## JK
==> flow/design.v <==
module Decoder_Unit (
    input [1 : 0] DEC_ALU_FUNC,
    output reg DEC_Arith_Enable, DEC_Logic_Enable, DEC_CMP_Enable, DEC_Shift_Enable
);
always @(*) begin
    DEC_Arith_Enable = 1'b0;
    DEC_Logic_Enable = 1'b0;
    DEC_CMP_Enable   = 1'b0;
    DEC_Shift_Enable = 1'b0;
    case (DEC_ALU_FUNC)
        2'b00: DEC_Arith_Enable = 1'b1;
        2'b01: DEC_Logic_Enable = 1'b1;
        2'b10: DEC_CMP_Enable   = 1'b1;
        2'b11: DEC_Shift_Enable = 1'b1;
        default: begin
            DEC_Arith_Enable = 1'b0;
            DEC_Logic_Enable = 1'b0;
            DEC_CMP_Enable   = 1'b0;
            DEC_Shift_Enable = 1'b0; 
    end
    endcase
end
endmodule
module Arithmetic_Unit #(
    parameter A_WIDTH = 16,
    parameter B_WIDTH = 16
) (
    input clk,rst,
    input [A_WIDTH - 1 : 0] A,
    input [B_WIDTH - 1 : 0] B,
    input [1 : 0] Arith_ALU_FUNC,
    input Arith_Enable,
    output reg [A_WIDTH + B_WIDTH - 1 : 0] Arith_OUT,
    output reg Carry_OUT, Arith_Flag       
);
reg [A_WIDTH + B_WIDTH - 1 : 0] ADD_Signal;
always @(posedge clk or negedge rst) begin
    if(!rst) begin 
        Arith_OUT  <=  'b0;
        Carry_OUT  <= 1'b0; 
        Arith_Flag <= 1'b0; 
end
else begin
    Arith_Flag <= Arith_Enable;
    if(Arith_Enable) begin
        case (Arith_ALU_FUNC)
            2'b00: begin
                if (A_WIDTH >= B_WIDTH) begin
                    Arith_OUT <= A + B;
                    {Carry_OUT,ADD_Signal[A_WIDTH - 1 : 0]} <= A + B;
                end
                else begin
                    Arith_OUT <= A + B;
                    {Carry_OUT,ADD_Signal[B_WIDTH - 1 : 0]} <= A + B;
                end
            end
            2'b01: Arith_OUT <= A - B;
            2'b10: Arith_OUT <= A * B;
            2'b11: Arith_OUT <= (B == 0) ? 'b0 : A / B;
            default: begin
                Arith_OUT <=  'b0;
                Carry_OUT <= 1'b0; 
            end
        endcase 
    end
  end
end
endmodule
module Logic_Unit #(
    parameter A_WIDTH = 16,
    parameter B_WIDTH = 16
) (
    input clk,rst,
    input [A_WIDTH - 1 : 0] A,
    input [B_WIDTH - 1 : 0] B,
    input [1 : 0] Logic_ALU_FUNC,
    input Logic_Enable,
    output reg [A_WIDTH + B_WIDTH - 1 : 0] Logic_OUT,
    output reg Logic_Flag       
);
always @(posedge clk or negedge rst) begin
    if(!rst) begin
    Logic_OUT  <= 16'b0;
    Logic_Flag <= 1'b0;
end
else begin
    Logic_Flag <= Logic_Enable;
    if(Logic_Enable) begin
        case (Logic_ALU_FUNC)
            2'b00: Logic_OUT <=   A & B; 
            2'b01: Logic_OUT <=   A | B;
            2'b10: Logic_OUT <= ~(A & B);
            2'b11: Logic_OUT <= ~(A | B);
            default: begin
                Logic_OUT <= 16'b0;
            end
        endcase
    end
  end
end
endmodule
module CMP_Unit #(
    parameter A_WIDTH = 16,
    parameter B_WIDTH = 16
) (
    input clk,rst,
    input [A_WIDTH - 1 : 0] A,
    input [B_WIDTH - 1 : 0] B,    
    input [1 : 0] CMP_ALU_FUNC,
    input CMP_Enable,
    output reg [A_WIDTH + B_WIDTH - 1 : 0] CMP_OUT,
    output reg CMP_Flag       
);
always @(posedge clk or negedge rst) begin
    if(!rst) begin
       CMP_OUT  <= 16'b0;
       CMP_Flag <= 1'b0;
    end
    else begin
    CMP_Flag <= CMP_Enable;    
    if(CMP_Enable) begin
        case (CMP_ALU_FUNC)
            2'b00: CMP_OUT <= 16'b0; 
            2'b01: begin
                if( A == B)
                CMP_OUT <= 16'b1;
                else
                CMP_OUT <= 16'b0;
            end
            2'b10:begin
                if( A > B)
                CMP_OUT <= 16'b10;
                else
                CMP_OUT <= 16'b0;
            end
            2'b11:begin
                if( A < B)
                CMP_OUT <= 16'b11;
                else
                CMP_OUT <= 16'b0;
            end
            default: begin
                CMP_OUT <= 16'b0;
            end
        endcase
    end
  end
end
endmodule
module Shift_Unit #(
    parameter A_WIDTH = 16,
    parameter B_WIDTH = 16
) (
    input clk,rst,
    input [A_WIDTH - 1 : 0] A,
    input [B_WIDTH - 1 : 0] B,
    input [1 : 0] Shift_ALU_FUNC,
    input Shift_Enable,
    output reg [A_WIDTH + B_WIDTH - 1 : 0] Shift_OUT,
    output reg Shift_Flag       
);
always @(posedge clk or negedge rst) begin
  if(!rst) begin
    Shift_OUT  <= 16'b0;
    Shift_Flag <= 1'b0;
end
else begin
    Shift_Flag <= Shift_Enable;
    if(Shift_Enable) begin
        case (Shift_ALU_FUNC)
            2'b00: Shift_OUT <= A >> 1; 
            2'b01: Shift_OUT <= A << 1;
            2'b10: Shift_OUT <= B >> 1;
            2'b11: Shift_OUT <= B << 1;
            default: begin
                Shift_OUT <= 16'b0;
            end
        endcase
    end
  end
end
endmodule
module alu_top #(
    parameter A_WIDTH_TOP = 16,
    parameter B_WIDTH_TOP = 16
) (
    input   CLK,rst,
    input   [3 : 0] ALU_FUNC,
    input   [A_WIDTH_TOP - 1 : 0] A,
    input   [B_WIDTH_TOP - 1 : 0] B,
    output  [A_WIDTH_TOP + B_WIDTH_TOP - 1 : 0] Arith_OUT, Logic_OUT, CMP_OUT,Shift_OUT,
    output  Carry_OUT, Arith_Flag, Logic_Flag, CMP_Flag, Shift_Flag
);
wire Arith_EN, Logic_EN, CMP_EN, Shift_EN;
Decoder_Unit U0 (
    .DEC_ALU_FUNC(ALU_FUNC[3 : 2]),
    .DEC_Arith_Enable(Arith_EN),
    .DEC_Logic_Enable(Logic_EN),
    .DEC_CMP_Enable  (CMP_EN),
    .DEC_Shift_Enable(Shift_EN)
);
Arithmetic_Unit #(.A_WIDTH(A_WIDTH_TOP), .B_WIDTH(B_WIDTH_TOP)) U1 (
    .clk(CLK),
    .rst(rst),
    .A(A),
    .B(B),
    .Arith_ALU_FUNC(ALU_FUNC[1 : 0]),
    .Arith_Enable(Arith_EN),
    .Arith_OUT(Arith_OUT),
    .Carry_OUT(Carry_OUT),
    .Arith_Flag(Arith_Flag)
);
Logic_Unit #(.A_WIDTH(A_WIDTH_TOP), .B_WIDTH(B_WIDTH_TOP)) U2 (
    .clk(CLK),
    .rst(rst),
    .A(A),
    .B(B),
    .Logic_ALU_FUNC(ALU_FUNC[1 : 0]),
    .Logic_Enable(Logic_EN),
    .Logic_OUT(Logic_OUT),
    .Logic_Flag(Logic_Flag)
);
CMP_Unit #(.A_WIDTH(A_WIDTH_TOP), .B_WIDTH(B_WIDTH_TOP)) U3 (
    .clk(CLK),
    .rst(rst),
    .A(A),
    .B(B),
    .CMP_ALU_FUNC(ALU_FUNC[1 : 0]),
    .CMP_Enable(CMP_EN),
    .CMP_OUT(CMP_OUT),
    .CMP_Flag(CMP_Flag)
);
Shift_Unit #(.A_WIDTH(A_WIDTH_TOP), .B_WIDTH(B_WIDTH_TOP)) U4 (
    .clk(CLK),
    .rst(rst),
    .A(A),
    .B(B),
    .Shift_ALU_FUNC(ALU_FUNC[1 : 0]),
    .Shift_Enable(Shift_EN),
    .Shift_OUT(Shift_OUT),
    .Shift_Flag(Shift_Flag)
);
endmodule
export LEC_CHECK = 0
export CAP_MARGIN = 20
export CORE_MARGIN = 2
export CORE_UTILIZATION = 72
export CTS_CLUSTER_DIAMETER = 134
export MAX_ROUTING_LAYER = met4
export PLACE_DENSITY = 0.67
export SETUP_SLACK_MARGIN = 5.0
export SLEW_MARGIN = 20
create_clock -name core_clock -period 97.7 [get_ports {CLK}]
run.sh (not shown) runs the stock make flow with config.mk's settings and CLKGATE_MAP_FILE=.
The flow ended early for JK: it failed with a tool error in global routing (5_1_grt).
The following lists how MS was set up differently from JK:
Settings: PLACE_DENSITY: 0.67 -> 0.4; CTS_CLUSTER_SIZE: unset -> 100; CTS_CLUSTER_DIAMETER: 134 -> unset; ABC_AREA: unset -> 1; MAX_ROUTING_LAYER: met4 -> unset; SETUP_SLACK_MARGIN: 5.0 -> unset; the clock period (ns, I/O delays scaled along): 97.7 -> 126.0.
--- outcome ---
Summary of JK and MS: one run falls short of a clean finish, namely JK. JK: it failed during global routing (5_1_grt), and the tool reported GRT-0232. Looking at horizontal die size, MS sits 3.5 µm above JK. JK -> MS: vertical die dimension increased slightly. Changes observed in MS relative to JK: chip area now sits higher, area share of and-or/or-and cells after synthesis now sits lower. | xor and xnor area share after synthesis | higher: MS |. Sum of net half-perimeters after detailed placement delta (MS − JK): favourable. Mux contribution to synthesized area (lower): MS. Against JK, MS reports a chip area in the Yosys report that is higher.

========
// alu_top: RTL as listed in full above, without the edits since
export LEC_CHECK = 0
export CAP_MARGIN = 20
export CORE_MARGIN = 2
export CORE_UTILIZATION = 70
export CTS_CLUSTER_DIAMETER = 134
export HOLD_SLACK_MARGIN = -0.09
export MAX_ROUTING_LAYER = met4
export SETUP_SLACK_MARGIN = 5.0
export SLEW_MARGIN = 20
create_clock -name core_clock -period 97.7 [get_ports {CLK}]
The baseline stopped in 5_1_grt.
Change:
- CORE_UTILIZATION: 70 -> 40
- CTS_CLUSTER_DIAMETER: 134 -> unset
- HOLD_SLACK_MARGIN: -0.09 -> unset
- MAX_ROUTING_LAYER: met4 -> unset
- SETUP_SLACK_MARGIN: 5.0 -> unset
- clock period: 97.7 -> 130.0 ns (I/O delays scaled with it)
Outcome:
- With this change the flow completed with no timing, DRC or antenna violations
- die size is higher by 74%
- area after synthesis does not change
- synthesized cell count stays the same
Change:
- ABC_AREA: unset -> 1
- CTS_CLUSTER_DIAMETER: unset -> 258
- CTS_CLUSTER_SIZE: unset -> 98
- PLACE_DENSITY_LB_ADDON: unset -> 0.01
- TNS_END_PERCENT: unset -> 5
Result: The changed run completed without violations; sequential share of layout area shrinks by 0.13 points; critical path depth goes up by 207; worst hold slack stays flat; final cell count is higher by about a fifth; via count came out higher slightly.
Change:
- ABC_AREA: 1 -> unset
- CORE_MARGIN: 2 -> 3
- CTS_CLUSTER_DIAMETER: 258 -> unset
- CTS_CLUSTER_SIZE: 98 -> unset
- GPL_TIMING_DRIVEN: unset -> 0
- PLACE_DENSITY_LB_ADDON: 0.01 -> unset
- TNS_END_PERCENT: 5 -> 15
- wire length fell slightly
- cell area rose slightly
- synthesized area fell by a few percent
- worst setup slack loses 7.4 ns
- global-route usage fell by 0.79 points
- clock-buffer cell count rose by 1
- via count rose slightly
- die size fell slightly
- worst hold slack loses 0.0051 ns
